===== design/flow/constraint.sdc =====
create_clock -name core_clock -period 1.91 [get_ports {clk}]
set_input_delay 0.3820 -clock core_clock [delete_from_list [all_inputs] [get_ports {clk}]]
set_output_delay 0.3820 -clock core_clock [all_outputs]
set_load 0.01 [all_outputs]

===== design/flow/design.v =====
module debounc_1 (
	clk,
	n_rst,
	din,
	dout
);
parameter T_20MS = 15'd20_000;  
input clk;
input n_rst;
input din;
output dout;
reg [14:0] cnt;
wire cnt_restart;
reg din_d1;
always @(posedge clk or negedge n_rst)
	if(!n_rst) begin
		din_d1 <= 1'b0;
	end
	else begin
		din_d1 <= din;
	end
assign cnt_restart = (din != din_d1)? 1'b1 : 1'b0;
always @(posedge clk or negedge n_rst)
	if(!n_rst) begin
		cnt <= 15'h0000;
	end
	else begin
		cnt <= (cnt_restart == 1'b1)? T_20MS :
			   (cnt > 15'h0000)? cnt - 15'h0001 : cnt;
	end
reg dout_rdy;
always @(posedge clk or negedge n_rst)
	if(!n_rst) begin
		dout_rdy <= 1'b0;
	end
	else begin
		dout_rdy <= ((cnt == 15'h0000) && (cnt_restart == 1'b0))? din : dout_rdy;
	end	
assign dout = dout_rdy;
endmodule
module debounc_2 (
	clk,
	n_rst,
	din,
	dout
);
parameter T_20MS = 15'd20_000;  
input clk;
input n_rst;
input din;
output dout;
reg [14:0] cnt;
wire cnt_restart;
reg din_d1;
always @(posedge clk or negedge n_rst)
	if(!n_rst) begin
		din_d1 <= 1'b0;
	end
	else begin
		din_d1 <= din;
	end
assign cnt_restart = (din != din_d1)? 1'b1 : 1'b0;
always @(posedge clk or negedge n_rst)
	if(!n_rst) begin
		cnt <= 15'h0000;
	end
	else begin
		 cnt <= ((cnt_restart == 1'b1) && (cnt == 15'h0000))? T_20MS :
            (cnt > 15'h0000)? cnt - 15'h0001 : cnt;
	end
reg dout_rdy;
always @(posedge clk or negedge n_rst)
   if(!n_rst) begin
      dout_rdy <= 1'b0;
   end
   else begin
      dout_rdy <= (cnt == T_20MS)? din_d1 : dout_rdy;
   end   assign dout = dout_rdy;
endmodule
module debounc_3 (
	clk,
	n_rst,
	din,
	dout
);
parameter T_20MS = 15'd20_000;  
input clk;
input n_rst;
input din;
output dout;
reg [14:0] cnt;
wire cnt_restart;
reg din_d1;
always @(posedge clk or negedge n_rst)
	if(!n_rst) begin
		din_d1 <= 1'b0;
	end
	else begin
		din_d1 <= din;
	end
assign cnt_restart = (din != din_d1)? 1'b1 : 1'b0;
always @(posedge clk or negedge n_rst)
	if(!n_rst) begin
		cnt <= 15'h0000;
	end
	else begin
		 cnt <= ((cnt_restart == 1'b1) && (cnt == 15'h0000))? T_20MS :
            (cnt > 15'h0000)? cnt - 15'h0001 : cnt;
	end
reg dout_rdy;
always @(posedge clk or negedge n_rst)
	if(!n_rst) begin
		dout_rdy <= 1'b0;
	end
	else begin
		dout_rdy <= ((cnt == 15'h0000) && (cnt_restart == 1'b0))? din : dout_rdy;
	end	
assign dout = dout_rdy;
endmodule
module edge_det_p(
    clk,
    n_rst,
    b0,
    b0_on
);
input clk;
input n_rst;
input b0;
output b0_on;
reg b0_d1;
reg b0_d2;
wire b0_on;
always @(posedge clk or negedge n_rst)  
if(!n_rst) begin
    b0_d1 <= 1'b0;
    b0_d2 <= 1'b0;
end
else begin
    b0_d1 <= b0;
    b0_d2 <= b0_d1;
end
assign b0_on = (b0_d1 && !b0_d2) ? 1'b1 : 1'b0;  
endmodule
module led(
  clk,
  n_rst,
  din,
  dout
  );
input clk;
input n_rst;
input din;
output reg dout;
parameter T_1S = 20'd1_000_000; 
reg [19:0] counter; 
reg din_prev; 
always @(posedge clk or negedge n_rst) begin
  if (!n_rst) begin
    counter <= 0;
    dout <= 0;
    din_prev <= 0;
  end 
  else begin
    if (din != din_prev) begin
      counter <= 0;  
      dout <= 1;  
    end 
    else if (counter >= T_1S) begin
      dout <= 0;
      counter <= counter;  
    end 
    else begin
      counter <= counter + 1;  
    end
    din_prev <= din;  
  end
end
endmodule
module doorlock_hdl(
  clk,
  n_rst,
  bt,
  btstar,
  led
);
input clk;
input n_rst;
input [9:0] bt;
input btstar;
output led;
parameter S_IDLE = 3'h0;
parameter S_FIRST = 3'h1;
parameter S_SEC = 3'h2;
parameter S_LAST = 3'h3;
parameter S_OPEN = 3'h4;
parameter S_FAKE = 3'h5;
wire bt_any;
reg [2:0] c_state, n_state;
always @(posedge clk or negedge n_rst)
  if(!n_rst) begin
    c_state <= S_IDLE;
  end
  else begin
    c_state <= n_state;
  end
assign bt_any = (bt == 10'h000)? 1'b0 : 1'b1;
always @(c_state or bt or btstar or bt_any)
  case (c_state)
    S_IDLE : begin
      n_state = (bt[1] == 1'b1)? S_FIRST : c_state;
    end
    S_FIRST : begin
      n_state = (bt[2] == 1'b1)? S_SEC : ((btstar == 1'b1) || (bt_any == 1'b1))? S_IDLE : c_state;
    end
    S_SEC : begin
      n_state = (bt[7] == 1'b1)? S_LAST : (btstar == 1'b1) ? S_IDLE : (bt_any == 1'b1) ? S_FAKE : c_state;
    end
    S_LAST : begin
      n_state = (btstar == 1'b1)? S_OPEN : (bt[7] == 1'b1) ? c_state : (bt_any == 1'b1)? S_FAKE : c_state;
    end
    S_OPEN : begin
      n_state = S_IDLE;
    end
    S_FAKE : begin
      n_state = (bt[7] == 1'b1) ? S_LAST : (btstar == 1'b1) ? S_IDLE : c_state;
    end
    default : begin
      n_state = S_IDLE;
    end
  endcase
assign led = (c_state == S_OPEN)? 1'b1 : 1'b0;
endmodule
module bd_if(
  clk,
  n_rst,
  bt_i,
  btstar_i,
  led_i,
  bt_o,
  btstar_o,
  led_o
  );
parameter T_1S = 20'd1_000_000;
parameter T_20MS = 15'd20_000;
input clk;
input n_rst;
input [9:0] bt_i;
input btstar_i;
input led_i;
output [9:0] bt_o;
output btstar_o;
output led_o;
wire [9:0] dwire;
debounc_1 #(.T_20MS(T_20MS)) u_debounc0(
  .clk(clk),
  .n_rst(n_rst),
  .din(bt_i[0]),
  .dout(dwire[0])
);
edge_det_p u_edgedet_p0 (
  .clk(clk),
  .n_rst(n_rst),
  .b0(dwire[0]),
  .b0_on(bt_o[0])
  );
debounc_1 #(.T_20MS(T_20MS)) u_debounc1(
  .clk(clk),
  .n_rst(n_rst),
  .din(bt_i[1]),
  .dout(dwire[1])
);
edge_det_p u_edgedet_p1 (
  .clk(clk),
  .n_rst(n_rst),
  .b0(dwire[1]),
  .b0_on(bt_o[1])
  );
debounc_2 #(.T_20MS(T_20MS)) u_debounc2(
  .clk(clk),
  .n_rst(n_rst),
  .din(bt_i[2]),
  .dout(dwire[2])
);
edge_det_p u_edgedet_p2 (
  .clk(clk),
  .n_rst(n_rst),
  .b0(dwire[2]),
  .b0_on(bt_o[2])
  );
debounc_2 #(.T_20MS(T_20MS)) u_debounc3(
  .clk(clk),
  .n_rst(n_rst),
  .din(bt_i[3]),
  .dout(dwire[3])
);
edge_det_p u_edgedet_p3 (
  .clk(clk),
  .n_rst(n_rst),
  .b0(dwire[3]),
  .b0_on(bt_o[3])
  );
debounc_2 #(.T_20MS(T_20MS)) u_debounc4(
  .clk(clk),
  .n_rst(n_rst),
  .din(bt_i[4]),
  .dout(dwire[4])
);
edge_det_p u_edgedet_p4 (
  .clk(clk),
  .n_rst(n_rst),
  .b0(dwire[4]),
  .b0_on(bt_o[4])
  );
debounc_2 #(.T_20MS(T_20MS)) u_debounc5(
  .clk(clk),
  .n_rst(n_rst),
  .din(bt_i[5]),
  .dout(dwire[5])
);
edge_det_p u_edgedet_p5 (
  .clk(clk),
  .n_rst(n_rst),
  .b0(dwire[5]),
  .b0_on(bt_o[5])
  );
debounc_3 #(.T_20MS(T_20MS)) u_debounc6(
  .clk(clk),
  .n_rst(n_rst),
  .din(bt_i[6]),
  .dout(dwire[6])
);
edge_det_p u_edgedet_p6 (
  .clk(clk),
  .n_rst(n_rst),
  .b0(dwire[6]),
  .b0_on(bt_o[6])
  );
debounc_3 #(.T_20MS(T_20MS)) u_debounc7(
  .clk(clk),
  .n_rst(n_rst),
  .din(bt_i[7]),
  .dout(dwire[7])
);
edge_det_p u_edgedet_p7(
  .clk(clk),
  .n_rst(n_rst),
  .b0(dwire[7]),
  .b0_on(bt_o[7])
  );
debounc_3 #(.T_20MS(T_20MS)) u_debounc8(
  .clk(clk),
  .n_rst(n_rst),
  .din(bt_i[8]),
  .dout(dwire[8])
);
edge_det_p u_edgedet_p8 (
  .clk(clk),
  .n_rst(n_rst),
  .b0(dwire[8]),
  .b0_on(bt_o[8])
  );
debounc_3 #(.T_20MS(T_20MS)) u_debounc9(
  .clk(clk),
  .n_rst(n_rst),
  .din(bt_i[9]),
  .dout(dwire[9])
);
edge_det_p u_edgedet_p9 (
  .clk(clk),
  .n_rst(n_rst),
  .b0(dwire[9]),
  .b0_on(bt_o[9])
  );
edge_det_p u_edgedet_pstar (
  .clk(clk),
  .n_rst(n_rst),
  .b0(~btstar_i),
  .b0_on(btstar_o)
  );
led #(.T_1S(T_1S)) u_led(
  .clk(clk),
  .n_rst(n_rst),
  .din(led_i),
  .dout(led_o)
);
endmodule
module top(
	clk,
	n_rst,
	bt,
	btstar,
	led
);
parameter T_1S = 20'd1_000_000;  
parameter T_20MS = 15'd20_000;  
input clk;
input n_rst;
input [9:0] bt;
input btstar;
output led;
wire [9:0] bt_w;
wire btstar_w;
wire led_w;
bd_if #(
	.T_1S(T_1S),
	.T_20MS(T_20MS)
) u_bd_if(
    .clk(clk),
    .n_rst(n_rst),
    .bt_i(bt),
    .btstar_i(btstar),
    .led_i(led_w),
    .bt_o(bt_w),
    .btstar_o(btstar_w),
    .led_o(led)
);
doorlock_hdl u_doorlock(
    .clk(clk),
    .n_rst(n_rst),
    .bt(bt_w),
    .btstar(btstar_w),
    .led(led_w)
);
endmodule

===== design/flow/config.mk =====
export PLATFORM = sky130hd
export DESIGN_NAME = top
export DESIGN_NICKNAME = top
export VERILOG_FILES = /design/flow/design.v
export SDC_FILE = /design/flow/constraint.sdc
export NUM_CORES = 4
export LEC_CHECK = 0
export ABC_AREA = 0
export CAP_MARGIN = 20
export CORE_MARGIN = 2
export CORE_UTILIZATION = 72
export CTS_CLUSTER_DIAMETER = 362
export CTS_CLUSTER_SIZE = 22
export PLACE_DENSITY_LB_ADDON = 0.15
export SETUP_SLACK_MARGIN = 0.48
export SLEW_MARGIN = 20

===== design/flow/run.sh =====
#!/bin/bash
# the make line also repeats each setting of config.mk as NAME=value (left out here)
make -C /OpenROAD-flow-scripts/flow DESIGN_CONFIG=/design/flow/config.mk WORK_HOME=/design/flow/orfs CLKGATE_MAP_FILE= finish

==> results of run 1 <==
[through the flow]
| stage | total power (µW) | setup WS [ns] |
|---|---|---|
| 3_5_place_dp | 6663 | -0.4804 |
| 2_1_floorplan | 6179 | -0.4847 |
| 3_3_place_gp | 6556 | -0.4088 |
==> CHANGELOG.md, run 1 <==
### Metrics

- Row count: 43
- DIE HEIGHT: approximately 120 µm
- Hpwl dp: around 17 mm
- Synthesis warning total: 6
- Last stage: clock tree synthesis
- Syn nets: 1,061
- Gpl congestion: 0.9214
- Core utilization at floorplan: 0.7410
- Aoi share: 0.1028
- Synthesis-stage register bit count: 220
- Area leader share: 0.5287
- Chip Area, Yosys: 10,360 µm²
- Die Wd: 124.0 µm
- Main area contributors: dfrtp_1 (53%), xnor2_1 (4.6%), nor2_1 (4.1%)
- Die area: 15,370 µm²
- Area leader, netlist: dfrtp_1
- FA/HA/MAJ Cells, Area Fraction: 0.01931
- Post-synth EDFFs: 0
- Mapped Area: 10,360 µm²
- Avg Cell Area, Syn: 10.04 µm²
- Register share after synthesis: 0.5313
- Yosys simple share: 0.2284
- Gate Count Post-Synth: 1,032
- Tool Error: [ERROR DPL-0038] Utilization greater than 100%, impossible to legalize
- Top logic family: simple AND/OR/NAND/NOR gates
- Dpl cells: 1,315
- Placed Area: 12,270 µm²
- Post-synth cell types: 60
- Synth top cell by count: dfrtp_1
- Dominant flop cell: dfrtp_1
- Xor/xnor share of the synthesized area: 0.07690
- Top Ports: 14
- Port bufs: 13
- Yosys cell count: between 1,000 and 1,500
- Top cells by count: dfrtp_1 (219), nor2_1 (113), nand2_1 (92)
- Status: did not finish
- Core area: 13,990 µm²
- Post-synth ARST share: 1.000
- Area fraction in mux cells: 0.02028
==> run 2, diff against run 1 <==
Settings changed: ABC_AREA 0 to 1, CAP_MARGIN 20 to 0, CTS_CLUSTER_DIAMETER 362 to 97, CTS_CLUSTER_SIZE 22 to 13, PLACE_DENSITY set to 0.35, PLACE_DENSITY_LB_ADDON 0.15 to unset, SETUP_SLACK_MARGIN 0.48 to 0.54.
==> run 2 against run 1 <==
- the flow stops in global routing
- synthesized cell count grew 53%
- die area grew 15%
- synthesized area grew 15%
==> CHANGELOG.md, run 2 <==
### Metrics

- Avg Cell Area, Syn: 7.537 µm² (-25%)
- Die Wd: 132.8 µm (+7.1%)
- Main area contributors: dfrtp_1 (46%), nand2_1 (12%), nor2_1 (8.2%)
- Top logic family: simple AND/OR/NAND/NOR gates
- Core utilization at floorplan: 0.7277 (-0.01329)
- Total CTS buffers: 20
- Synth top cell by count: nand2_1
- CTS Buffer Depth: 3
- Top cells by count: nand2_1 (388), nor2_1 (260), inv_1 (230)
- Syn nets: 1,613 (+52%)
- Xor/xnor share of the synthesized area: 0.03951 (-0.03739)
- Status: did not finish
- Post-synth ARST share: 1.000 (unchanged)
- Hpwl dp: 17.70 mm (+4.9%)
- CTS root buf: clkbuf_16
- FA/HA/MAJ Cells, Area Fraction: 0.01677 (-0.002546)
- Die area: 17,630 µm² (+15%)
- Mapped Area: 11,940 µm² (+15%)
- DIE HEIGHT: 132.8 µm (+7.1%)
- Post-synth EDFFs: 0 (unchanged)
- Aoi share: 0.05072 (-0.05213)
- Synthesis-stage register bit count: 220 (unchanged)
- Synthesis warning total: 6 (unchanged)
- Post-synth cell types: 49 (-18%)
- Core area: 16,410 µm² (+17%)
- Port bufs: 13 (unchanged)
- Chip Area, Yosys: 11,940 µm² (+15%)
- H-tree depth: 1
- Area leader, netlist: dfrtp_1
- Last stage: global routing
- Dominant flop cell: dfrtp_1
- Yosys cell count: 1,584 (+53%)
- Area fraction in mux cells: 0 (-0.02028)
- Gpl congestion: 0.9004 (-2.3%)
- Area leader share: 0.4590 (-0.06971)
- Tool Error: [ERROR DPL-0038] Utilization greater than 100%, impossible to legalize
- Gate Count Post-Synth: 1,584 (+53%)
- Row count: 47 (+9.3%)
- Top Ports: 14 (unchanged)
- Yosys simple share: 0.3514 (+0.1230)
- CTS Sinks: 220
- Register share after synthesis: 0.4612 (-0.07004)
[run 2: timing repair]
action / 4_1_cts
endpoints found under the setup margin: 166
hold buffers: 1
hold endpoints to repair: 53
buffers inserted: 72
pin swaps: 71
gates cloned: 3
gates resized: 214
[run 2: stage by stage]
stage	hold slack (ns)	setup slack (ns)	instances	cell area [µm²]	util
3_3_place_gp	0.3557	0.1445	1822	12560	0.7653
3_5_place_dp	0.3587	0.04856	1822	12560	0.7653
2_1_floorplan	0.08641	0.5123	1584	12050	-
4_1_cts	0.3656	0.4451	1928	14420	0.8787
==> run 3, diff against run 2 <==
Settings changed: ABC_AREA 1 to unset, CAP_MARGIN 0 to 15, CELL_PAD_IN_SITES_GLOBAL_PLACEMENT set to 1, CORE_UTILIZATION 72 to 59, CTS_CLUSTER_DIAMETER 97 to unset, CTS_CLUSTER_SIZE 13 to unset, GPL_TIMING_DRIVEN set to 0, HOLD_SLACK_MARGIN set to 0.23, MIN_ROUTING_LAYER set to met1, PLACE_DENSITY 0.35 to unset, PLACE_DENSITY_LB_ADDON set to 0.26, SETUP_SLACK_MARGIN 0.54 to -0.07, SLEW_MARGIN 20 to 0.
Clock period 1.91 ns to 2.34 ns, I/O delays scaled along.
==> run 3 against run 2 <==
- now fails the layout checks on negative setup slack
- synthesized area decreased by 13%
- synthesized cell count decreased by 35%
- die area increased by 5.8%
==> CHANGELOG.md, run 3 <==
### Changed

- Critical path peak fanout: 6
- Post-synth cell types: 60 (+22%)
- WHS: approximately 0.37 ns
- CTS Buffer Depth: 3 (unchanged)
- Drt first pass iters: 5
- Failed Checks: negative setup slack
- Gate Count Post-Synth: 1,032 (-35%)
- Largest net degree at the start of global routing: 78
- Seq pwr share: 0.464
- Setup WS post-layout: -0.06851 ns
- Crit-path cells: inv_1 -> ha_2 -> or4b_4 -> or4_4 -> or4_4 -> a211oi_2 -> a21o_1
- Switching power: 2260 µW
- Top logic family: simple AND/OR/NAND/NOR gates
- Met3 usage: 0.03148
- Wirelength per Cell: 14.81 µm
- Placed Area: 10,850 µm² (-14%)
- 1st-iter DRT viols: 381
- Hold Vio Cnt, Final: 0
- Most frequent CP cell: or4_4
- Yosys simple share: 0.2284 (-0.1230)
- DR DRC count: 0
- Pint: roughly 7100 µW
- Main area contributors: dfrtp_1 (53%), xnor2_1 (4.6%), nor2_1 (4.1%)
- Antenna viol nets, final: 0
- Syn nets: 1,061 (-34%)
- R2r worst-path depth: 7
- Max-Slew Margin vs Limit: 0.4212
- Routed WL: 19.73 mm
- Fin cells: around 1,300
- Final count of negative-setup-slack endpoints: 3
- Late-Pin Clk Latency: 0.52 ns
- Aoi share: 0.1028 (+0.05213)
- Combinational gate power: roughly 760 µW
- Seq pwr: around 4400 µW
- FA/HA/MAJ Cells, Area Fraction: 0.01931 (+0.002546)
- Vias: ~7,700
- Row count: 48 (+2.1%)
- Pwr Total: 9393 µW
- Clock group share of total power: 0.455
- Global-route wire length before repair: between 30 and 40 mm
- Critical Path Sink Type: flip-flop
- Initial antenna violation count: 0
- Power per cell area: 779.9 nW/µm²
- Unrepaired setup endpoints after global routing: yes
- Area leader share: 0.5287 (+0.06971)
- Clock-net power: 4270 µW
- Worst Hold Class: flip-flop to flip-flop
- Reg-to-reg setup timing slack: -0.07 ns
- Vias per std cell: between 5 and 6
- Dpl cells: 1,272 (-30%)
- Final tally of max-slew violations: 0
- GRT Max-Usage Layer: met2
- CP peak stage delay: 0.48 ns
- Max_cap viols: 0
- Crit start category: flip-flop
- Core utilization at floorplan: 0.6013 (-0.1263)
- Delay-heaviest family, CP: simple AND/OR/NAND/NOR gates
- Met2 Track Usage GR: 0.3619
- Yosys cell count: 1,032 (-35%)
- Post-synth EDFFs: 0 (unchanged)
- Avg Cell Area, Syn: 10.04 µm² (+33%)
- Ant diodes: 0
- CTS tree: built
- Measured slew at the worst slew-check pin: approximately 0.86 ns
- Chip Area, Yosys: 10,360 µm² (-13%)
- CP arrival: roughly 2.9 ns
- Hold EP: u_bd_if.u_edgedet_p4.b0_d1$_DFF_PN0_
- Total CTS buffers: 24 (+20%)
- Synthesis-stage register bit count: 220 (unchanged)
- CP Launch Point: u_bd_if.u_debounc4.cnt[1]$_DFFE_PN0P_
- Hpwl dp: 12.62 mm (-29%)
- HP Start: u_bd_if.u_debounc4.dout_rdy$_DFFE_PN0N_
- Xor/xnor share of the synthesized area: 0.07690 (+0.03739)
- Synthesis warning total: 6 (unchanged)
- WP data required: 2.80 ns
- Number of global-route vias before repair: 7,452
- GR Layer Usage met1: 0.3115
- Critical R2R Launch: u_bd_if.u_debounc4.cnt[1]$_DFFE_PN0P_
- Worst Path Buf+Inv: 1
- Post-synth ARST share: 1.000 (unchanged)
- CTS Sinks: 220 (unchanged)
- Minimum clock period after layout: between 2 and 2.5 ns
- Main power group: registers
- CP Depth: 7
- Core area: 17,240 µm² (+5.1%)
- Hold path depth: 0
- P_leak: 0.005079 µW
- Area leader, netlist: dfrtp_1
- Period utilization: 1.029
- Combinational Power Share: 0.081
- Clock skew: 0.008946 ns
- Die Wd: 136.5 µm (+2.8%)
- Area fraction in mux cells: 0.02028 (+0.02028)
- Register share after synthesis: 0.5313 (+0.07004)
- Status: complete, but fails checks
- CTS clk-pin slew, worst paths: 0.06 ns
- Port bufs: 13 (unchanged)
- Sw frac: 0.2406
- Mapped Area: 10,360 µm² (-13%)
- Gpl congestion: 0.8153 (-9.5%)
- Nets: roughly 1,100
- Critical Path Slowest Stage Cell: or4_4
- Tot GR Track Use: 0.2204
- Kind of critical path: flip-flop to flip-flop
- VDD IR max: 711.9 µV
- H-tree depth: 1 (unchanged)
- Die area: 18,640 µm² (+5.8%)
- CTS root buf: clkbuf_16
- R2r endpoint: u_bd_if.u_debounc4.cnt[5]$_DFFE_PN0P_
- Fmax: ~420 MHz
- Synth top cell by count: dfrtp_1
- DIE HEIGHT: 136.5 µm (+2.8%)
- Count of tool warnings: 34
- Dominant flop cell: dfrtp_1
- Top cells by count: dfrtp_1 (219), nor2_1 (113), nand2_1 (92)
- Top Ports: 14 (unchanged)
- Area Growth Syn to Fin: 16.19%
- Critical Path End: u_bd_if.u_debounc4.cnt[5]$_DFFE_PN0P_
- Layout Cell Area excl Fill: between 10,000 and 15,000 µm²
- Overflow after GRT: 0
==> run 3: metal layers <==
metal | wire length [µm] | part of all wire | vias to the layer above
met1 | 9402 | 0.48 | 3718
li1 | - | - | 3826
met2 | 9394 | 0.48 | 95
met5 | 0 | 0 | -
met4 | 372 | 0.019 | 0
met3 | 562 | 0.028 | 33
==> run 3: repair_timing <==
item	4_1_cts	5_1_grt
setup endpoints to repair	52	51
resized	14	12
pin swaps	4	5
endpoints found under the hold margin	72	0
hold buffers	1	0
setup buffers	10	7
==> run 3: layout make-up <==
class / instances / area [µm²]
sequential: 220 / 5507
fill: 1330 / 5194
multi-input combinational: 755 / 4783
clock buffer: 32 / 701.9
timing repair buffer: 33 / 340.3
tap: 225 / 281.5
clock inverter: 11 / 207.7
inverter: 48 / 180.2
buffer: 8 / 41.29
==> run 3: stage by stage <==
step / TNS, ns / worst slack [ns] / utilization
4_1_cts: -0.9065 / -0.1438 / 0.6915
3_3_place_gp: -1836.04 / -8.331 / 0.6262
5_1_grt: -1.160 / -0.1509 / 0.6987
3_5_place_dp: -9.858 / -0.3111 / 0.6297
2_1_floorplan: -0.3347 / -0.06088 / -
6_report: -0.08216 / -0.06851 / 0.6987
==> run 4, diff against run 3 <==
Settings changed: CAP_MARGIN 15 to 20, CELL_PAD_IN_SITES_GLOBAL_PLACEMENT 1 to unset, CORE_UTILIZATION 59 to 70, CTS_CLUSTER_SIZE set to 22, GPL_TIMING_DRIVEN 0 to unset, HOLD_SLACK_MARGIN 0.23 to unset, MIN_ROUTING_LAYER met1 to unset, PLACE_DENSITY_LB_ADDON 0.26 to unset, SETUP_SLACK_MARGIN -0.07 to unset, SLEW_MARGIN 0 to 20.
Clock period 2.34 ns to 3.36 ns, I/O delays scaled along.
==> run 4 against run 3 <==
- the run now finishes clean
- sequential cell count did not move
- wire length decreased by 1.4%
- clock skew is 0.010 ns higher
- synthesized area unchanged
- cell count decreased by 4.3%
- worst setup slack gained 0.56 ns
- critical endpoint is now u_bd_if.u_debounc2.cnt[2]$_DFFE_PN0P_
- largest cell class unchanged
==> CHANGELOG.md, run 4 <==
### Changed

- Status: complete, no violations
- CP Depth: 7 (unchanged)
- Clock group share of total power: 0.423 (-0.032)
- Xor/xnor share of the synthesized area: 0.07690 (unchanged)
- Final count of negative-setup-slack endpoints: 0 (-3)
- Avg Cell Area, Syn: 10.04 µm² (unchanged)
- CTS clk-pin slew, worst paths: 0.06 ns (about the same)
- Pint: 4586 µW (-36%)
- Nets: 1,102 (-1.5%)
- Initial antenna violation count: 0 (unchanged)
- Tot GR Track Use: 0.2609 (+0.04048)
- Dominant flop cell: dfrtp_1
- Overflow after GRT: 0 (unchanged)
- Number of global-route vias before repair: 7,588 (+1.8%)
- Delay-heaviest family, CP: simple AND/OR/NAND/NOR gates
- Critical Path End: u_bd_if.u_debounc2.cnt[2]$_DFFE_PN0P_
- VDD IR max: 446.4 µV (-37%)
- CTS root buf: clkbuf_16
- Top logic family: simple AND/OR/NAND/NOR gates
- Critical Path Slowest Stage Cell: or4b_2
- Area leader, netlist: dfrtp_1
- DIE HEIGHT: 125.7 µm (-8.0%)
- Ant diodes: 0 (unchanged)
- CTS Sinks: 220 (unchanged)
- Post-synth cell types: 60 (unchanged)
- R2r endpoint: u_bd_if.u_debounc2.cnt[2]$_DFFE_PN0P_
- Gpl congestion: 0.8756 (+7.4%)
- Post-synth EDFFs: 0 (unchanged)
- Post-synth ARST share: 1.000 (unchanged)
- Largest net degree at the start of global routing: 81 (+3.8%)
- Max_cap viols: 0 (unchanged)
- Vias per std cell: 6.111 (+6.1%)
- Fmax: 348.1 MHz (-16%)
- Clock-net power: 2600 µW (-39%)
- CP peak stage delay: 0.66 ns (+0.18 ns)
- Area leader share: 0.5287 (unchanged)
- # Post-CTS Setup Buffers: 0 (-10)
- Layout Cell Area excl Fill: 11,590 µm² (-3.7%)
- R2r worst-path depth: 7 (unchanged)
- Max-Slew Margin vs Limit: 0.4053 (-0.01587)
- Antenna viol nets, final: 0 (unchanged)
- Critical R2R Launch: u_bd_if.u_debounc2.cnt[0]$_DFFE_PN0P_
- H-tree depth: 1 (unchanged)
- Core utilization at floorplan: 0.7159 (+0.1145)
- Combinational gate power: 519 µW (-32%)
- Area fraction in mux cells: 0.02028 (unchanged)
- 1st-iter DRT viols: 549 (+44%)
- Clock skew: 0.01929 ns (+0.01034 ns)
- Placed Area: 10,800 µm² (-0.50%)
- WP data required: 3.77 ns (+0.97 ns)
- Area Growth Syn to Fin: 11.87%
- Hold buffer count at CTS: 0 (-1)
- Gate Count Post-Synth: 1,032 (unchanged)
- CTS Buffer Depth: 3 (unchanged)
- Synthesis warning total: 6 (unchanged)
- CTS tree: built
- Post-CTS sizing: 0 (-14)
- Sw frac: 0.2540 (+0.01336)
- Final tally of max-slew violations: 0 (unchanged)
- Switching power: 1561 µW (-31%)
- Period utilization: 0.8550 (-0.1743)
- Die area: 15,800 µm² (-15%)
- Hold Vio Cnt, Final: 0 (unchanged)
- Register share after synthesis: 0.5313 (unchanged)
- Yosys cell count: 1,032 (unchanged)
- Post-layout util: 0.8008 (+0.1021)
- CP Launch Point: u_bd_if.u_debounc2.cnt[0]$_DFFE_PN0P_
- Die Wd: 125.7 µm (-8.0%)
- Seq pwr: 3030 µW (-31%)
- CP arrival: 3.28 ns (+0.41 ns)
- Setup_tns: 0 ns (+0.08216 ns)
- Reg-to-reg setup timing slack: 0.49 ns (+0.56 ns)
- Combinational Power Share: 0.084 (+0.003)
- Row count: 44 (-8.3%)
- Aoi share: 0.1028 (unchanged)
- Top cells by count: dfrtp_1 (219), nor2_1 (113), nand2_1 (92)
- Main power group: registers
- Syn nets: 1,061 (unchanged)
- Critical path peak fanout: 15 (+9)
- Pwr Total: 6147 µW (-35%)
- Hpwl dp: 12.77 mm (+1.2%)
- Seq pwr share: 0.493 (+0.029)
- Wirelength per Cell: 15.27 µm (+3.1%)
- Core area: 14,480 µm² (-16%)
- Port bufs: 13 (unchanged)
- Critical Path Sink Type: flip-flop
- P_leak: 0.004917 µW (-3.2%)
- Worst Path Buf+Inv: 1 (unchanged)
- Total CTS buffers: 24 (unchanged)
- Crit-path cells: inv_1 -> ha_1 -> or4b_2 -> or2_2 -> nor4_4 -> nor2_1 -> mux2_2
- Top Ports: 14 (unchanged)
- Unrepaired setup endpoints after global routing: no
- Power per cell area: 530.1 nW/µm² (-32%)
- FA/HA/MAJ Cells, Area Fraction: 0.01931 (unchanged)
- Chip Area, Yosys: 10,360 µm² (unchanged)
- Routed WL: 19.46 mm (-1.4%)
- Measured slew at the worst slew-check pin: 0.8839 ns (+0.02228 ns)
- Worst Hold Class: input port to async pin
- Synthesis-stage register bit count: 220 (unchanged)
- Late-Pin Clk Latency: 0.52 ns (about the same)
- Global-route wire length before repair: 35.15 mm (+2.6%)
- Vias: 7,792 (+1.6%)
- Crit start category: flip-flop
- Minimum clock period after layout: 2.873 ns (+0.4643 ns)
- Yosys simple share: 0.2284 (unchanged)
- DR DRC count: 0 (unchanged)
- Main area contributors: dfrtp_1 (53%), xnor2_1 (4.6%), nor2_1 (4.1%)
- Mapped Area: 10,360 µm² (unchanged)
- Kind of critical path: flip-flop to flip-flop
- WHS: 0.09813 ns (-0.2711 ns)
- Drt first pass iters: 5 (unchanged)
- Count of tool warnings: 34 (unchanged)
- Synth top cell by count: dfrtp_1
[run 4: metal layers]
metal  vias up  GRT usage  part of all wire
met5         -          0                 0
met4         0    0.07059             0.022
met3        40    0.03653             0.037
met2       161     0.4302              0.48
met1      3804     0.3710              0.46
li1       3787          -                 -
[run 4: final cells by class]
cell class,instances,area [µm²]
Sequential cell,220,5507
Multi-Input combinational cell,755,4641
Timing Repair Buffer,24,242.7
Fill cell,941,2884
Tap cell,184,230.2
Clock inverter,13,137.6
Clock buffer,31,656.9
Inverter,48,180.2
[run 4: stage by stage]
stage	setup WS, ns	instances
floorplan	0.9167	1032
global placement	0.6246	1231
detailed placement	0.5675	1231
CTS	0.4870	1275
global route	0.3256	1275
finish	0.4872	1275
==> run 5, diff against run 4 <==
Settings changed: CORE_UTILIZATION 70 to 66, CTS_CLUSTER_SIZE 22 to unset.
Clock period 3.36 ns to 3.65 ns, I/O delays scaled along.
==> run 5 against run 4 <==
- via count down 2.0%
- synthesized cell count unchanged
- synthesized area unchanged
- sequential cell count unchanged
- power down 7.8%
- non-clock buffer count down 4
- critical path depth unchanged
- hold slack better by 0.13 ns
- register-to-register slack better by 0.36 ns
- clock power down 7.7%
- utilization down 4.0 points
- wire length down 3.7%
- critical path type unchanged
- largest cell class unchanged
- highest routed layer unchanged
==> CHANGELOG.md, run 5 <==
### Changed

- Ant diodes: 0 (unchanged)
- Kind of critical path: flip-flop to flip-flop
- Global-route wire length before repair: 33.84 mm (-3.7%)
- Core utilization at floorplan: 0.6793 (-0.03657)
- WP data required: 4.05 ns (+0.28 ns)
- Final tally of max-slew violations: 0 (unchanged)
- Seq pwr: 2790 µW (-7.9%)
- Drt first pass iters: 5 (unchanged)
- Port bufs: 13 (unchanged)
- Fmax: 356.2 MHz (+2.3%)
- Synthesis-stage register bit count: 220 (unchanged)
- Post-layout util: 0.7607 (-0.04009)
- Vias per std cell: 5.881 (-3.8%)
- Worst Path Buf+Inv: 1 (unchanged)
- Filler cells: 1,057 (+12%)
- Sw frac: 0.2513 (-0.002694)
- Avg Cell Area, Syn: 10.04 µm² (unchanged)
- Post-synth EDFFs: 0 (unchanged)
- Minimum clock period after layout: 2.807 ns (-0.06536 ns)
- Main area contributors: dfrtp_1 (53%), xnor2_1 (4.6%), nor2_1 (4.1%)
- Critical Path Slowest Stage Cell: nor4_4
- Dominant flop cell: dfrtp_1
- R2r worst-path depth: 7 (unchanged)
- P_leak: 0.004908 µW (-0.18%)
- Yosys cell count: 1,032 (unchanged)
- Post-CTS sizing: 0 (unchanged)
- Syn nets: 1,061 (unchanged)
- Die area: 16,720 µm² (+5.9%)
- Routed WL: 18.75 mm (-3.7%)
- 1st-iter DRT viols: 444 (-19%)
- Area leader, netlist: dfrtp_1
- Crit-path cells: inv_1 -> ha_1 -> or4b_2 -> or2_2 -> nor4_4 -> nor2_1 -> mux2_2
- Combinational gate power: 474 µW (-8.7%)
- CTS tree: built
- Hold Vio Cnt, Final: 0 (unchanged)
- Chip Area, Yosys: 10,360 µm² (unchanged)
- Post-synth ARST share: 1.000 (unchanged)
- Status: complete, no violations
- Switching power: 1425 µW (-8.7%)
- DIE HEIGHT: 129.3 µm (+2.9%)
- Power per cell area: 488.4 nW/µm² (-7.9%)
- Setup_tns: 0 ns (unchanged)
- Final count of negative-setup-slack endpoints: 0 (unchanged)
- Area leader share: 0.5287 (unchanged)
- Yosys simple share: 0.2284 (unchanged)
- Tot GR Track Use: 0.2417 (-0.01922)
- H-tree depth: 1 (unchanged)
- Hpwl dp: 12.43 mm (-2.7%)
- CTS clk-pin slew, worst paths: 0.06 ns (about the same)
- Late-Pin Clk Latency: 0.51 ns (about the same)
- Gate Count Post-Synth: 1,032 (unchanged)
- Clock-net power: 2400 µW (-7.7%)
- Total CTS buffers: 24 (unchanged)
- Initial antenna violation count: 0 (unchanged)
- Setup WS post-layout: 0.8426 ns (+0.3554 ns)
- Count of tool warnings: 36 (+5.9%)
- Seq pwr share: 0.493 (about the same)
- Period utilization: 0.7692 (-0.08584)
- Max-Slew Margin vs Limit: 0.4181 (+0.01275)
- Die Wd: 129.3 µm (+2.9%)
- R2r endpoint: u_bd_if.u_debounc2.cnt[2]$_DFFE_PN0P_
- Xor/xnor share of the synthesized area: 0.07690 (unchanged)
- FA/HA/MAJ Cells, Area Fraction: 0.01931 (unchanged)
- DR DRC count: 0 (unchanged)
- Synth top cell by count: dfrtp_1
- CTS Sinks: 220 (unchanged)
- Pint: 4245 µW (-7.4%)
- Register share after synthesis: 0.5313 (unchanged)
- Measured slew at the worst slew-check pin: 0.8608 ns (-0.02309 ns)
- Post-Place Worst Slack: 0.8491 ns (+0.2815 ns)
- Logic area: 4641 µm² (unchanged)
- Main power group: registers
- Area Growth Syn to Fin: 11.99%
- Clock skew: 0.01233 ns (-0.006960 ns)
- Number of global-route vias before repair: 7,481 (-1.4%)
- Vias: 7,633 (-2.0%)
- WHS: 0.2306 ns (+0.1325 ns)
- # Post-CTS Setup Buffers: 0 (unchanged)
- Aoi share: 0.1028 (unchanged)
- Overflow after GRT: 0 (unchanged)
- Critical Path End: u_bd_if.u_debounc2.cnt[2]$_DFFE_PN0P_
- Delay-heaviest family, CP: simple AND/OR/NAND/NOR gates
- Worst Hold Class: input port to async pin
- Critical Path Sink Type: flip-flop
- CTS root buf: clkbuf_16
- Clock group share of total power: 0.424 (about the same)
- CP Depth: 7 (unchanged)
- Row count: 45 (+2.3%)
- Top Ports: 14 (unchanged)
- Combinational Power Share: 0.084 (about the same)
- VDD IR max: 557.2 µV (+25%)
- Mapped Area: 10,360 µm² (unchanged)
- Crit start category: flip-flop
- Gpl congestion: 0.8455 (-3.4%)
- Storage element area: 5507 µm² (unchanged)
- Top cells by count: dfrtp_1 (219), nor2_1 (113), nand2_1 (92)
- Synthesis warning total: 6 (unchanged)
- Reg-to-reg setup timing slack: 0.84 ns (+0.36 ns)
- Antenna viol nets, final: 0 (unchanged)
- Max_cap viols: 0 (unchanged)
- Wirelength per Cell: 14.45 µm (-5.4%)
- CP Launch Point: u_bd_if.u_debounc2.cnt[0]$_DFFE_PN0P_
- Area fraction in mux cells: 0.02028 (unchanged)
- Hold buffer count at CTS: 0 (unchanged)
- Unrepaired setup endpoints after global routing: no
- Critical R2R Launch: u_bd_if.u_debounc2.cnt[0]$_DFFE_PN0P_
- Post-synth cell types: 60 (unchanged)
- Largest net degree at the start of global routing: 104 (+28%)
- CTS Buffer Depth: 3 (unchanged)
- Nets: 1,098 (-0.36%)
- Top logic family: simple AND/OR/NAND/NOR gates
- Core area: 15,260 µm² (+5.4%)
- CP arrival: 3.21 ns (-0.07 ns)
- Critical path peak fanout: 15 (unchanged)
- CP peak stage delay: 0.67 ns (about the same)
[run 5: per-layer routing]
layer  part of all wire  GRT usage  vias to the layer above
li1                   -          -                     3793
met1               0.47     0.3472                     3675
met2               0.47     0.3879                      134
met3              0.040    0.03922                       31
met4              0.019    0.06522                        0
met5                  0          0                        -
[run 5: cell type report]
class | instances | share of cell area
Clock inverter | 10 | 0.007222
Tap cell | 211 | 0.02274
Multi-Input combinational cell | 755 | 0.3998
Sequential cell | 220 | 0.4744
Inverter | 48 | 0.01552
Timing Repair Buffer | 20 | 0.01832
Clock buffer | 34 | 0.06198
[run 5: metrics by stage]
step                      std cells  instance area, µm²  power, µW
after CTS                      1298               11610       5723
after global routing           1298               11610       5933
after detailed placement       1254               10800       3306
after global placement         1254               10800       3285
final                          1298               11610       5670
after floorplan                1032               10360       3127
==> run 6, diff against run 5 <==
Settings changed: ABC_AREA set to 1, CAP_MARGIN 20 to 5, CELL_PAD_IN_SITES_GLOBAL_PLACEMENT set to 3, CORE_MARGIN 2 to 6, CORE_UTILIZATION 66 to 62, CTS_CLUSTER_SIZE set to 24, GPL_TIMING_DRIVEN set to 1, HOLD_SLACK_MARGIN set to -0.01, MAX_ROUTING_LAYER set to met5, MIN_ROUTING_LAYER set to met2, SETUP_SLACK_MARGIN set to 0.24, SLEW_MARGIN 20 to 15.
Clock period 3.65 ns to 5.39 ns, I/O delays scaled along.
==> run 6 against run 5 <==
- the flow now stops in global placement without I/O
- synthesized cell count is 53% higher
- die area rose by 36%
- synthesized area up 15%
==> CHANGELOG.md, run 6 <==
### Metrics

- Main area contributors: dfrtp_1 (46%), nand2_1 (12%), nor2_1 (8.2%)
- Synthesis warning total: 6 (unchanged)
- Gate Count Post-Synth: 1,584 (+53%)
- Top cells by count: nand2_1 (388), nor2_1 (260), inv_1 (230)
- Area leader share: 0.4590 (-0.06971)
- Aoi share: 0.05072 (-0.05213)
- Last stage: global placement without I/O
- Dominant flop cell: dfrtp_1
- Synthesis-stage register bit count: 220 (unchanged)
- Avg Cell Area, Syn: 7.537 µm² (-25%)
- Chip Area, Yosys: 11,940 µm² (+15%)
- Syn nets: 1,613 (+52%)
- Yosys cell count: 1,584 (+53%)
- Top logic family: simple AND/OR/NAND/NOR gates
- Die area: 22,730 µm² (+36%)
- Yosys simple share: 0.3514 (+0.1230)
- Die Wd: 150.8 µm (+17%)
- Xor/xnor share of the synthesized area: 0.03951 (-0.03739)
- Post-synth cell types: 49 (-18%)
- Post-synth EDFFs: 0 (unchanged)
- Register share after synthesis: 0.4612 (-0.07004)
- Core utilization at floorplan: 0.6361 (-0.04316)
- Post-synth ARST share: 1.000 (unchanged)
- Core area: 18,770 µm² (+23%)
- Area leader, netlist: dfrtp_1
- FA/HA/MAJ Cells, Area Fraction: 0.01677 (-0.002546)
- Row count: 50 (+11%)
- DIE HEIGHT: 150.8 µm (+17%)
- Mapped Area: 11,940 µm² (+15%)
- Status: did not finish
- Synth top cell by count: nand2_1
- Tool Error: [ERROR GPL-0301] Utilization 143.535 % exceeds 100%.
- Area fraction in mux cells: 0 (-0.02028)
==> run 7, diff against run 6 <==
Settings changed: ABC_AREA 1 to 0, CAP_MARGIN 5 to 20, CELL_PAD_IN_SITES_GLOBAL_PLACEMENT 3 to unset, CORE_MARGIN 6 to 2, CORE_UTILIZATION 62 to 72, CTS_CLUSTER_DIAMETER set to 229, CTS_CLUSTER_SIZE 24 to 22, GPL_TIMING_DRIVEN 1 to unset, HOLD_SLACK_MARGIN -0.01 to unset, MAX_ROUTING_LAYER met5 to unset, MIN_ROUTING_LAYER met2 to unset, PLACE_DENSITY set to 0.65, SETUP_SLACK_MARGIN 0.24 to 0.48, SLEW_MARGIN 15 to 20.
Clock period 5.39 ns to 1.91 ns, I/O delays scaled along.
==> run 7 against run 6 <==
- the flow stops in clock tree synthesis
- die area shrank 32%
- synthesized area is 13% lower
- synthesized cell count shrank 35%
==> CHANGELOG.md, run 7 <==
### Metrics

- Status: did not finish
- Last stage: clock tree synthesis
- Tool Error: [ERROR DPL-0038] Utilization greater than 100%, impossible to legalize
- Chip Area, Yosys: 10,360 µm² (-13%)
- Gate Count Post-Synth: 1,032 (-35%)
- Register share after synthesis: 0.5313 (+0.07004)
- Area leader share: 0.5287 (+0.06971)
- Port bufs: 13
- Hpwl dp: roughly 16 mm
- Core utilization at floorplan: 0.7410 (+0.1048)
- Yosys simple share: 0.2284 (-0.1230)
- Syn nets: 1,061 (-34%)
- Row count: 43 (-14%)
- Dpl cells: 1,319
- Post-synth cell types: 60 (+22%)
- Synth top cell by count: dfrtp_1
- Avg Cell Area, Syn: 10.04 µm² (+33%)
- Aoi share: 0.1028 (+0.05213)
- Die Wd: 124.0 µm (-18%)
- Main area contributors: dfrtp_1 (53%), xnor2_1 (4.6%), nor2_1 (4.1%)
- Gpl congestion: 0.8774
- Post-synth EDFFs: 0 (unchanged)
- Area leader, netlist: dfrtp_1
- Yosys cell count: 1,032 (-35%)
- FA/HA/MAJ Cells, Area Fraction: 0.01931 (+0.002546)
- Core area: 13,990 µm² (-25%)
- Post-synth ARST share: 1.000 (unchanged)
- Synthesis-stage register bit count: 220 (unchanged)
- Dominant flop cell: dfrtp_1
- Top cells by count: dfrtp_1 (219), nor2_1 (113), nand2_1 (92)
- Top Ports: 14
- Top logic family: simple AND/OR/NAND/NOR gates
- Mapped Area: 10,360 µm² (-13%)
- Xor/xnor share of the synthesized area: 0.07690 (+0.03739)
- DIE HEIGHT: 124.0 µm (-18%)
- Area fraction in mux cells: 0.02028 (+0.02028)
- Die area: 15,370 µm² (-32%)
- Synthesis warning total: 6 (unchanged)
## run 7: per-stage QoR
stage | total power [µW] | util | worst slack (ns) | TNS [ns] | area, µm²
3_5_place_dp | 6657 | 0.8782 | -0.4904 | -8.328 | 12280
3_3_place_gp | 6572 | 0.8782 | -0.4147 | -6.134 | 12280
2_1_floorplan | 6179 | - | -0.4847 | -7.962 | 11180
==> run 8, diff against run 7 <==
Settings changed: ABC_AREA 0 to 1, CAP_MARGIN 20 to 40, CTS_CLUSTER_DIAMETER 229 to 97, CTS_CLUSTER_SIZE 22 to 13, GPL_ROUTABILITY_DRIVEN set to 0, PLACE_DENSITY 0.65 to unset, PLACE_DENSITY_LB_ADDON set to 0.09, SETUP_SLACK_MARGIN 0.48 to 0.55.
==> run 8 against run 7 <==
- the run fails in global routing
- synthesized area up 15%
- synthesized cell count up 53%
- die area up 15%
==> CHANGELOG.md, run 8 <==
### Metrics

- Total CTS buffers: 20
- Synthesis-stage register bit count: 220 (unchanged)
- Register share after synthesis: 0.4612 (-0.07004)
- Area leader, netlist: dfrtp_1
- Area leader share: 0.4590 (-0.06971)
- Row count: 47 (+9.3%)
- Dominant flop cell: dfrtp_1
- CTS root buf: clkbuf_16
- H-tree depth: 1
- Tool Error: [ERROR DPL-0038] Utilization greater than 100%, impossible to legalize
- Area fraction in mux cells: 0 (-0.02028)
- Post-Place Worst Slack: 0.08605 ns (+0.5765 ns)
- DIE HEIGHT: 132.8 µm (+7.1%)
- FA/HA/MAJ Cells, Area Fraction: 0.01677 (-0.002546)
- CTS Sinks: 220
- Hpwl dp: 17.53 mm (+8.1%)
- Gate Count Post-Synth: 1,584 (+53%)
- Chip Area, Yosys: 11,940 µm² (+15%)
- Yosys cell count: 1,584 (+53%)
- Post-synth cell types: 49 (-18%)
- Main area contributors: dfrtp_1 (46%), nand2_1 (12%), nor2_1 (8.2%)
- Top cells by count: nand2_1 (388), nor2_1 (260), inv_1 (230)
- Core utilization at floorplan: 0.7277 (-0.01329)
- Post-synth ARST share: 1.000 (unchanged)
- Post-synth EDFFs: 0 (unchanged)
- Avg Cell Area, Syn: 7.537 µm² (-25%)
- Die Wd: 132.8 µm (+7.1%)
- Synthesis warning total: 6 (unchanged)
- Die area: 17,630 µm² (+15%)
- Xor/xnor share of the synthesized area: 0.03951 (-0.03739)
- Last stage: global routing
- Port bufs: 13 (unchanged)
- Synth top cell by count: nand2_1
- Top Ports: 14 (unchanged)
- Status: did not finish
- Top logic family: simple AND/OR/NAND/NOR gates
- Core area: 16,410 µm² (+17%)
- Syn nets: 1,613 (+52%)
- Mapped Area: 11,940 µm² (+15%)
- Yosys simple share: 0.3514 (+0.1230)
- CTS Buffer Depth: 3
- Aoi share: 0.05072 (-0.05213)
==> run 8: repair_timing <==
item,CTS
endpoints found under the hold margin,54
setup buffers,79
hold buffers,1
endpoints found under the setup margin,174
gates cloned,5
resized,221
pin swaps,95
==> run 8: through the flow <==
stage                     total power (µW)  instance area [µm²]    util  instances
after floorplan                       5243                12070       -       1584
after global placement                5466                12570  0.7663       1821
after detailed placement              5493                12570  0.7663       1821
after CTS                             9245                14550  0.8866       1935
==> run 9, diff against run 8 <==
Settings changed: ABC_AREA 1 to unset, CAP_MARGIN 40 to 10, CORE_MARGIN 2 to 10, CORE_UTILIZATION 72 to 71, CTS_CLUSTER_DIAMETER 97 to unset, CTS_CLUSTER_SIZE 13 to unset, GPL_ROUTABILITY_DRIVEN 0 to unset, MIN_ROUTING_LAYER set to met2, PLACE_DENSITY_LB_ADDON 0.09 to unset, SETUP_SLACK_MARGIN 0.55 to -0.24, SLEW_MARGIN 20 to 0.
Clock period 1.91 ns to 3.79 ns, I/O delays scaled along.
==> run 9 against run 8 <==
- the layout now fails its checks (design-rule violations)
- synthesized area is 13% lower
- synthesized cell count is 35% lower
- die area is 13% higher
==> CHANGELOG.md, run 9 <==
### Changed

- Critical Path Sink Type: flip-flop
- Overflow after GRT: 0
- Core utilization at floorplan: 0.7186 (-0.009077)
- Storage element area: 5507 µm²
- Pint: 3966 µW
- Tot GR Track Use: 0.2914
- Fmax: 351.5 MHz
- Gate Count Post-Synth: 1,032 (-35%)
- CTS Sinks: 220 (unchanged)
- Main power group: registers
- Crit-path cells: inv_1 -> ha_1 -> or4b_2 -> or2_2 -> nor4_4 -> nor4b_1 -> xor2_1
- CTS tree: built
- Main area contributors: dfrtp_1 (53%), xnor2_1 (4.6%), nor2_1 (4.1%)
- Clock group share of total power: 0.407
- Area Growth Syn to Fin: 10.68%
- CTS clk-pin slew, worst paths: 0.06 ns
- Dominant flop cell: dfrtp_1
- Die Wd: 140.8 µm (+6.1%)
- Minimum clock period after layout: 2.845 ns
- Worst Hold Class: input port to async pin
- Critical R2R Launch: u_bd_if.u_debounc2.cnt[0]$_DFFE_PN0P_
- Critical path peak fanout: 15
- Core area: 14,420 µm² (-12%)
- CP Launch Point: u_bd_if.u_debounc2.cnt[0]$_DFFE_PN0P_
- Power per cell area: 466.2 nW/µm²
- Area leader, netlist: dfrtp_1
- Top logic family: simple AND/OR/NAND/NOR gates
- R2r endpoint: u_bd_if.u_debounc2.cnt[7]$_DFFE_PN0P_
- Max-Slew Margin vs Limit: 0.3008
- Critical Path Slowest Stage Cell: nor4_4
- Top cells by count: dfrtp_1 (219), nor2_1 (113), nand2_1 (92)
- Placed Area: 10,760 µm² (-14%)
- Fin cells: 1,263
- Late-Pin Clk Latency: 0.51 ns
- Vias: 10,789
- Clock-net power: ~2200 µW
- Sw frac: 0.2584
- Avg Cell Area, Syn: 10.04 µm² (+33%)
- Wirelength per Cell: 15.63 µm
- Port bufs: 13 (unchanged)
- CTS Buffer Depth: 3 (unchanged)
- Final count of negative-setup-slack endpoints: 0
- Count of tool warnings: 36
- CP peak stage delay: 0.66 ns
- Pwr Total: between 5000 and 6000 µW
- 1st-iter DRT viols: 1,617
- Worst Path Buf+Inv: 1
- Gpl congestion: around 0.92
- Failed Checks: design-rule violations
- Post-synth EDFFs: 0 (unchanged)
- VDD IR max: 484.1 µV
- Critical Path End: u_bd_if.u_debounc2.cnt[7]$_DFFE_PN0P_
- Max_cap viols: 0
- Unrepaired setup endpoints after global routing: no
- Area fraction in mux cells: 0.02028 (+0.02028)
- Top Ports: 14 (unchanged)
- Post-Place Worst Slack: 1.016 ns (+0.9304 ns)
- # Post-CTS Setup Buffers: 0 (-100%)
- Combinational Power Share: 0.088
- Final tally of max-slew violations: 0
- Largest net degree at the start of global routing: 103
- CP Depth: 7
- Switching power: 1382 µW
- Filler cells: 946
- P_leak: 0.004860 µW
- Delay-heaviest family, CP: simple AND/OR/NAND/NOR gates
- Kind of critical path: flip-flop to flip-flop
- Die area: 19,830 µm² (+13%)
- Synth top cell by count: dfrtp_1
- Post-CTS sizing: 0 (-100%)
- Dpl cells: 1,226 (-33%)
- Period utilization: 0.7506
- Measured slew at the worst slew-check pin: around 1.0 ns
- Setup_tns: 0 ns
- DR DRC count: 2
- Reg-to-reg setup timing slack: 0.95 ns
- CP arrival: 3.21 ns
- Post-synth cell types: 60 (+22%)
- WP data required: 4.15 ns
- Logic area: between 4000 and 5000 µm²
- Number of global-route vias before repair: 11,098
- Hold Vio Cnt, Final: 0
- Total CTS buffers: 23 (+15%)
- FA/HA/MAJ Cells, Area Fraction: 0.01931 (+0.002546)
- Crit start category: flip-flop
- Seq pwr: 2700 µW
- H-tree depth: 1 (unchanged)
- CTS root buf: clkbuf_16
- DIE HEIGHT: 140.8 µm (+6.1%)
- Register share after synthesis: 0.5313 (+0.07004)
- Layout Cell Area excl Fill: between 10,000 and 15,000 µm²
- Nets: between 1,000 and 1,500
- Setup WS post-layout: 0.9454 ns
- Synthesis warning total: 6 (unchanged)
- Synthesis-stage register bit count: 220 (unchanged)
- Mapped Area: 10,360 µm² (-13%)
- Row count: 44 (-6.4%)
- Vias per std cell: between 8 and 9
- Combinational gate power: between 400 and 500 µW
- Post-synth ARST share: 1.000 (unchanged)
- Area leader share: 0.5287 (+0.06971)
- Chip Area, Yosys: 10,360 µm² (-13%)
- Aoi share: 0.1028 (+0.05213)
- Hold buffer count at CTS: 0 (-1)
- Drt first pass iters: 51
- Xor/xnor share of the synthesized area: 0.07690 (+0.03739)
- Routed WL: 19.74 mm
- Status: complete, but fails checks
- Ant diodes: 0
- Antenna viol nets, final: 0
- Global-route wire length before repair: ~34 mm
- Syn nets: 1,061 (-34%)
- Seq pwr share: 0.505
- Hpwl dp: 12.45 mm (-29%)
- Yosys simple share: 0.2284 (-0.1230)
- Initial antenna violation count: 0
- R2r worst-path depth: 7
- Yosys cell count: 1,032 (-35%)
- Clock skew: 0.01472 ns
[run 9: layout make-up]
type,instances,area share
inverter,48,0.01571
tap,184,0.02007
clock buffer,32,0.05748
multi-input combinational,755,0.4045
clock inverter,5,0.004363
timing repair buffer,19,0.01789
sequential,220,0.4800
[run 9: metal layers]
layer | vias to the layer above | track usage | wire, µm
li1 | 3729 | - | -
met1 | 4029 | - | 0
met2 | 2730 | 0.3680 | 10930
met3 | 301 | 0.3752 | 7382
met4 | 0 | 0.04511 | 1433
met5 | - | 0.01047 | 0
[run 9: through the flow]
step	utilization	hold WS, ns
floorplan	-	0.3465
global placement	0.7462	0.3499
detailed placement	0.7462	0.3566
CTS	0.7954	0.3093
global route	0.7954	0.3491
finish	0.7954	0.2707
==> run 10, diff against run 9 <==
Settings changed: ABC_AREA set to 1, CAP_MARGIN 10 to 20, CORE_MARGIN 10 to 2, CORE_UTILIZATION 71 to 66, CTS_CLUSTER_DIAMETER set to 90, MIN_ROUTING_LAYER met2 to unset, SETUP_SLACK_MARGIN -0.24 to unset, SLEW_MARGIN 0 to 20.
Clock period 3.79 ns to 2.31 ns, I/O delays scaled along.
==> run 10 against run 9 <==
- the run now finishes clean
- combinational power fell by 3%
- cell count increased by 48%
- critical path type is now flip-flop to output port
- sequential power grew 47%
- global-route usage is 4.5 points lower
- synthesized cell count increased by 53%
- critical endpoint is now led
- first-iteration DRC count decreased by 66%
- non-clock buffer count is 2 higher
==> CHANGELOG.md, run 10 <==
### Changed

- Top cells by count: nand2_1 (388), nor2_1 (260), inv_1 (230)
- CTS root buf: clkbuf_16
- Vias per std cell: 5.248 (-39%)
- Row count: 49 (+11%)
- Post-synth EDFFs: 0 (unchanged)
- Drt first pass iters: 5 (-90%)
- Syn nets: 1,613 (+52%)
- CTS clk-pin slew, worst paths: 0.06 ns (about the same)
- Post-synth ARST share: 1.000 (unchanged)
- Worst Hold Class: flip-flop to flip-flop
- Storage element area: 5507 µm² (unchanged)
- Initial antenna violation count: 0 (unchanged)
- CP Depth: 1 (-6)
- Critical Path Sink Type: output port
- Yosys cell count: 1,584 (+53%)
- R2r endpoint: u_bd_if.u_debounc2.cnt[8]$_DFFE_PN0P_
- Total CTS buffers: 25 (+8.7%)
- Global-route wire length before repair: 40.94 mm (+21%)
- Core utilization at floorplan: 0.6692 (-0.04941)
- Pwr Total: 8443 µW (+58%)
- Synthesis warning total: 6 (unchanged)
- VDD IR max: 640.2 µV (+32%)
- Port bufs: 13 (unchanged)
- Count of tool warnings: 34 (-5.6%)
- FA/HA/MAJ Cells, Area Fraction: 0.01677 (-0.002546)
- Max_cap viols: 0 (unchanged)
- Unrepaired setup endpoints after global routing: no
- Delay-heaviest family, CP: buffers and inverters
- Status: complete, no violations
- Main area contributors: dfrtp_1 (46%), nand2_1 (12%), nor2_1 (8.2%)
- Core area: 17,840 µm² (+24%)
- Gate Count Post-Synth: 1,584 (+53%)
- Minimum clock period after layout: 1.856 ns
- Area Growth Syn to Fin: 11.10%
- Clock-net power: 4000 µW (+83%)
- Measured slew at the worst slew-check pin: 0.4903 ns (-0.5523 ns)
- Post-CTS sizing: 0 (unchanged)
- Filler cells: 1,374 (+45%)
- Main power group: clock
- Chip Area, Yosys: 11,940 µm² (+15%)
- Xor/xnor share of the synthesized area: 0.03951 (-0.03739)
- Yosys simple share: 0.3514 (+0.1230)
- Avg Cell Area, Syn: 7.537 µm² (-25%)
- H-tree depth: 1 (unchanged)
- Crit start category: flip-flop
- 1st-iter DRT viols: 545 (-66%)
- Dominant flop cell: dfrtp_1
- Largest net degree at the start of global routing: 64 (-38%)
- HP Start: u_bd_if.u_edgedet_p2.b0_d1$_DFF_PN0_
- CTS tree: built
- Clock skew: 0.01094 ns (-0.003775 ns)
- Switching power: 1921 µW (+39%)
- Hold Vio Cnt, Final: 0 (unchanged)
- Combinational Power Share: 0.054 (-0.034)
- Synthesis-stage register bit count: 220 (unchanged)
- Hpwl dp: 16.54 mm (+33%)
- Hold EP: u_bd_if.u_edgedet_p2.b0_d2$_DFF_PN0_
- Antenna viol nets, final: 0 (unchanged)
- Final count of negative-setup-slack endpoints: 0 (unchanged)
- Top logic family: simple AND/OR/NAND/NOR gates
- WP data required: 1.85 ns (-2.30 ns)
- Max-Slew Margin vs Limit: 0.6716 (+0.3708)
- Wirelength per Cell: 12.23 µm (-22%)
- Critical path peak fanout: 2 (-13)
- Fmax: approximately 540 MHz
- Sw frac: 0.2275 (-0.03095)
- Hold path depth: 0
- Pint: 6522 µW (+64%)
- Logic area: 5473 µm² (+18%)
- Clock group share of total power: 0.474 (+0.067)
- Gpl congestion: 0.9041 (-1.2%)
- WHS: 0.3738 ns (+0.1032 ns)
- Critical Path Slowest Stage Cell: clkdlybuf4s50_1
- Area leader share: 0.4590 (-0.06971)
- DIE HEIGHT: 138.5 µm (-1.7%)
- R2r worst-path depth: 7 (unchanged)
- Ant diodes: 0 (unchanged)
- P_leak: 0.006538 µW (+35%)
- Seq pwr share: 0.472 (-0.033)
- Top Ports: 14 (unchanged)
- Area leader, netlist: dfrtp_1
- Reg-to-reg setup timing slack: 0.51 ns (-0.44 ns)
- CP arrival: 1.39 ns (-1.82 ns)
- Critical Path End: led
- CP Launch Point: u_bd_if.u_led.dout$_DFFE_PN0P_
- Die area: 19,180 µm² (-3.3%)
- Area fraction in mux cells: 0 (-0.02028)
- Worst Path Buf+Inv: 1 (unchanged)
- Number of global-route vias before repair: 9,434 (-15%)
- Combinational gate power: 459 µW (-3%)
- Final tally of max-slew violations: 0 (unchanged)
- Seq pwr: 3980 µW (+47%)
- Nets: 1,652 (+51%)
- Power per cell area: 636.5 nW/µm² (+37%)
- CTS Buffer Depth: 3 (unchanged)
- Period utilization: 0.8035 (+0.05295)
- Register share after synthesis: 0.4612 (-0.07004)
- DR DRC count: 0 (-2)
- Crit-path cells: clkdlybuf4s50_1
- CTS Sinks: 220 (unchanged)
- Synth top cell by count: nand2_1
- Post-synth cell types: 49 (-18%)
- Critical R2R Launch: u_bd_if.u_debounc2.cnt[0]$_DFFE_PN0P_
- Die Wd: 138.5 µm (-1.7%)
- Routed WL: 22.88 mm (+16%)
- Vias: 9,819 (-9.0%)
- Mapped Area: 11,940 µm² (+15%)
- Late-Pin Clk Latency: 0.52 ns (about the same)
- Kind of critical path: flip-flop to output port
- Tot GR Track Use: 0.2462 (-0.04524)
- Setup_tns: 0 ns (unchanged)
- Aoi share: 0.05072 (-0.05213)
- Overflow after GRT: 0 (unchanged)
- CP peak stage delay: 0.53 ns (-0.13 ns)
[run 10: timing repair]
| item | in CTS | in global routing |
|---|---|---|
| hold endpoints to repair | 59 | 0 |
| setup buffers | 0 | 0 |
| hold buffers | 1 | 0 |
[run 10: routing by layer]
layer	vias to the layer above	global-route usage	wire length (µm)
li1	5089	-	-
met1	4518	0.3337	10730
met2	164	0.4224	10890
met3	48	0.02979	734
met4	0	0.07035	525
met5	-	0	0
[run 10: through the flow]
step / setup WS (ns) / instance area, µm² / utilization / std cells
after floorplan: 0.8335 / 11940 / - / 1584
after global placement: 0.3465 / 12410 / 0.6954 / 1824
after detailed placement: 0.3206 / 12410 / 0.6954 / 1824
after CTS: 0.4267 / 13260 / 0.7435 / 1871
after global routing: 0.3564 / 13260 / 0.7435 / 1871
final: 0.4539 / 13260 / 0.7435 / 1871
[run 10: layout make-up]
class | instances | area share
tap | 229 | 0.02160
multi-input combinational | 1115 | 0.4126
timing repair buffer | 21 | 0.01868
sequential | 220 | 0.4151
inverter | 240 | 0.06801
clock inverter | 11 | 0.008678
clock buffer | 35 | 0.05528
==> run 11, diff against run 10 <==
Settings changed: CAP_MARGIN 20 to 40, CORE_UTILIZATION 66 to 72, CTS_CLUSTER_DIAMETER 90 to 97, CTS_CLUSTER_SIZE set to 13, HOLD_SLACK_MARGIN set to 0.26, PLACE_DENSITY_LB_ADDON set to 0.07, SETUP_SLACK_MARGIN set to 0.48.
Clock period 2.31 ns to 1.91 ns, I/O delays scaled along.
==> run 11 against run 10 <==
- cell count up 3.6%
- largest power group is now registers
- critical path type is now flip-flop to flip-flop
- final area up 15%
- power up 13%
- combinational power up 82%
- register-to-register slack worse by 0.35 ns
- worst setup slack worse by 0.29 ns
- utilization up 19 points
- hold slack worse by 0.013 ns
- sequential power up 22%
==> CHANGELOG.md, run 11 <==
### Changed

- Die Wd: 132.8 µm (-4.1%)
- Unrepaired setup endpoints after global routing: yes
- CTS root buf: clkbuf_16
- Storage element area: 5532 µm² (+0.45%)
- Post-Place Worst Slack: 0.09432 ns (-0.2263 ns)
- Status: complete, no violations
- Drt first pass iters: 17 (+12)
- Top cells by count: nand2_1 (388), nor2_1 (260), inv_1 (230)
- Critical Path End: u_bd_if.u_debounc5.cnt[11]$_DFFE_PN0P_
- Die area: 17,630 µm² (-8.1%)
- Nets: 1,741 (+5.4%)
- Seq pwr share: 0.511 (+0.039)
- Area leader, netlist: dfrtp_1
- VDD IR max: 706.4 µV (+10%)
- Initial antenna violation count: 0 (unchanged)
- Fmax: 571.4 MHz
- Hold Vio Cnt, Final: 0 (unchanged)
- Gpl congestion: 0.9206 (+1.8%)
- Ant diodes: 0 (unchanged)
- CP Launch Point: u_bd_if.u_debounc5.cnt[4]$_DFFE_PN0P_
- Number of global-route vias before repair: 10,467 (+11%)
- CP peak stage delay: 0.41 ns (-0.12 ns)
- Setup WS post-layout: 0.1600 ns (-0.2938 ns)
- Clock group share of total power: 0.401 (-0.073)
- DIE HEIGHT: 132.8 µm (-4.1%)
- Clock skew: 0.01813 ns (+0.007187 ns)
- WP data required: 2.32 ns (+0.47 ns)
- H-tree depth: 1 (unchanged)
- Syn nets: 1,613 (unchanged)
- Area leader share: 0.4590 (unchanged)
- Max-Slew Margin vs Limit: 0.6407 (-0.03082)
- Main area contributors: dfrtp_1 (46%), nand2_1 (12%), nor2_1 (8.2%)
- Synth top cell by count: nand2_1
- Minimum clock period after layout: 1.750 ns
- Critical Path Slowest Stage Cell: dfrtp_1
- Post-synth EDFFs: 0 (unchanged)
- Area Growth Syn to Fin: 28.20%
- HP Start: bt[8]
- Core area: 16,410 µm² (-8.0%)
- Max_cap viols: 0 (unchanged)
- Crit-path cells: buf_4 -> nor2_1 -> nand2_1 -> nor2_1 -> nand2_1 -> nand2_1 -> nand3_2 -> nand2_1 -> inv_1
- Worst Path Buf+Inv: 2 (+1)
- Count of tool warnings: 35 (+2.9%)
- Kind of critical path: flip-flop to flip-flop
- Antenna viol nets, final: 0 (unchanged)
- FA/HA/MAJ Cells, Area Fraction: 0.01677 (unchanged)
- Xor/xnor share of the synthesized area: 0.03951 (unchanged)
- Critical R2R Launch: u_bd_if.u_debounc5.cnt[4]$_DFFE_PN0P_
- Power per cell area: 620.8 nW/µm² (-2.5%)
- Main power group: registers
- Switching power: 2485 µW (+29%)
- WHS: 0.3605 ns (-0.01333 ns)
- Top Ports: 14 (unchanged)
- Synthesis-stage register bit count: 220 (unchanged)
- CTS Buffer Depth: 3 (unchanged)
- Combinational Power Share: 0.088 (+0.034)
- Tot GR Track Use: 0.3180 (+0.07190)
- Wirelength per Cell: 21.90 µm (+79%)
- Aoi share: 0.05072 (unchanged)
- Port bufs: 13 (unchanged)
- Vias per std cell: 6.730 (+28%)
- CTS clk-pin slew, worst paths: 0.07 ns (about the same)
- CP arrival: 2.16 ns (+0.77 ns)
- Top logic family: simple AND/OR/NAND/NOR gates
- Core utilization at floorplan: 0.7277 (+0.05848)
- Total CTS buffers: 20 (-20%)
- Global-route wire length before repair: 47.02 mm (+15%)
- DR DRC count: 0 (unchanged)
- R2r endpoint: u_bd_if.u_debounc5.cnt[11]$_DFFE_PN0P_
- Post-synth cell types: 49 (unchanged)
- Combinational gate power: 834 µW (+82%)
-- run 11: per-layer routing --
| layer | vias to the layer above | track usage | share of wire |
|---|---|---|---|
| met3 | 467 | 0.03908 | 0.11 |
| met5 | - | 0 | 0 |
| met4 | 0 | 0.1016 | 0.090 |
| met1 | 6016 | 0.4232 | 0.33 |
| li1 | 5277 | - | - |
| met2 | 1282 | 0.5489 | 0.47 |
-- run 11: what timing repair did --
action | 4_1_cts | 5_1_grt
hold endpoints to repair | 219 | 0
pin swaps | 28 | 125
gates resized | 94 | 384
endpoints found under the setup margin | 159 | 173
gates cloned | 2 | 3
setup buffers | 34 | 50
hold buffers | 1 | 0
-- run 11: final cells by class --
cell class / instances / share of cell area
Clock buffer: 28 / 0.03605
Timing Repair Buffer: 111 / 0.06491
Sequential cell: 220 / 0.3614
Multi-Input combinational cell: 1119 / 0.4575
Tap cell: 220 / 0.01798
Inverter: 240 / 0.06213
-- run 11: stage by stage --
step	cell area (µm²)	util	total power [µW]	cells
3_3_place_gp	12470	0.7598	5451	1820
2_1_floorplan	11970	-	5230	1584
3_5_place_dp	12470	0.7598	5474	1820
5_1_grt	15310	0.9329	9658	1938
6_report	15310	0.9329	9502	1938
4_1_cts	13590	0.8282	9135	1885
Power figures rest on the tool's default switching activity, not on a simulated workload.
